== main ==
// APB_top
module APB_top(input PCLK,
               input PRESETn,
               input Transfer,
               input Wr_Rd,
               input [4:0] Address,
               input [31:0] write_data,
               output [31:0] read_data);
    wire [4:0] PADDR;
    wire [31:0] PWDATA,PRDATA;
    wire PSELx,PENABLE,PWRITE,PREADY,PSLVERR;
    APB_master Design_master(Transfer,Wr_Rd,Address,write_data,read_data,PCLK,PRESETn,PREADY,PRDATA,PSLVERR,PADDR,PSELx,PENABLE,PWRITE,PWDATA);
    APB_slave Design_slave(PCLK,PRESETn,PADDR,PSELx,PENABLE,PWRITE,PWDATA,PREADY,PRDATA,PSLVERR);
endmodule
Size in the first run: roughly 1100 flip-flops, about 73 I/O pins.
Settings: LEC_CHECK=0, CAP_MARGIN=30, CORE_MARGIN=2, CORE_UTILIZATION=70, CTS_CLUSTER_DIAMETER=380, CTS_CLUSTER_SIZE=27, GPL_TIMING_DRIVEN=1, MAX_ROUTING_LAYER=met4, MIN_ROUTING_LAYER=met1, PLACE_DENSITY_LB_ADDON=0.01, SLEW_MARGIN=40, TNS_END_PERCENT=30; clock period 2.44 ns.
run.sh (not shown) runs the stock make flow with config.mk's settings and CLKGATE_MAP_FILE=.
[flow] main | stages: complete | final checks: fail | reason: negative setup slack
diff inputs: main => the feature branch
- putting SETUP_SLACK_MARGIN at 0.22 where nothing was set
- clearing CTS_CLUSTER_DIAMETER, which used to be 380
- swapping 30 for 20 in CAP_MARGIN
- clearing GPL_TIMING_DRIVEN, which used to be 1
- swapping 70 for 40 in CORE_UTILIZATION
- clearing MAX_ROUTING_LAYER, which used to be met4
- putting PLACE_DENSITY at 0.6 where nothing was set
- clearing MIN_ROUTING_LAYER, which used to be met1
- clearing CTS_CLUSTER_SIZE, which used to be 27
- clearing PLACE_DENSITY_LB_ADDON, which used to be 0.01
- swapping 40 for 20 in SLEW_MARGIN
- clearing TNS_END_PERCENT, which used to be 30
- swapping 2.44 for 3.94 in the clock period (ns, I/O delays scaled along)
Results
- main and the feature branch: one clean run, the feature branch; the rest did not finish clean.
- Completing all stages was not enough for main: its layout failed the final checks because of negative setup slack.
- Starting utilization of the core area, main and the feature branch, higher one = main.
- Routed wire in the feature branch totals more than in main.
- Layout overhead on the synthesized area in the feature branch vs main: up 1.3 points
- The feature branch against main: all-layer global routing usage -16 points; multi-input combinational cell count held steady; final core utilization went down.

APB_top again, from the RTL that the note above started with.
Design APB_top, start of the top module:
module APB_top(input PCLK,
               input PRESETn,
               input Transfer,
               input Wr_Rd,
               input [4:0] Address,
               input [31:0] write_data,
               output [31:0] read_data);
==> flow/config.mk <==
export PLATFORM = sky130hd
export DESIGN_NAME = APB_top
export DESIGN_NICKNAME = APB_top
export VERILOG_FILES = /design/flow/design.v
export SDC_FILE = /design/flow/constraint.sdc
export NUM_CORES = 4
export LEC_CHECK = 0
export CAP_MARGIN = 20
export CORE_MARGIN = 2
export CORE_UTILIZATION = 40
export CTS_CLUSTER_SIZE = 57
export MAX_ROUTING_LAYER = met4
export MIN_ROUTING_LAYER = met2
export SLEW_MARGIN = 20
export TNS_END_PERCENT = 60
==> flow/constraint.sdc <==
create_clock -name core_clock -period 3.9 [get_ports {PCLK}]
set_input_delay 0.7800 -clock core_clock [delete_from_list [all_inputs] [get_ports {PCLK}]]
set_output_delay 0.7800 -clock core_clock [all_outputs]
set_load 0.01 [all_outputs]
Next try:
Settings changed: CTS_CLUSTER_SIZE 57 to unset, MAX_ROUTING_LAYER met4 to unset, MIN_ROUTING_LAYER met2 to unset, PLACE_DENSITY set to 0.6, TNS_END_PERCENT 60 to unset.
Clock period 3.9 ns to 5.0 ns, I/O delays scaled along.
Outcome: Wire length came out lower by 7.9%. Cell count came out lower by 0.68%. Critical path depth is unchanged. Global-route usage came out lower by 13 points. Design area came out lower by 1.3%. Hold slack loses 0.020 ns.
Next try:
Settings changed: CORE_UTILIZATION 40 to 67, CTS_CLUSTER_SIZE set to 37.
Clock period 5.0 ns to 2.19 ns, I/O delays scaled along.
This time the run produced a layout that fails on setup timing; setup slack loses 1.6 ns; hold slack loses 0.13 ns; clock power rose by 120%; final cell count fell by 7.1%; register-to-register slack loses 2.1 ns.
Power figures rest on the tool's default switching activity, not on a simulated workload.
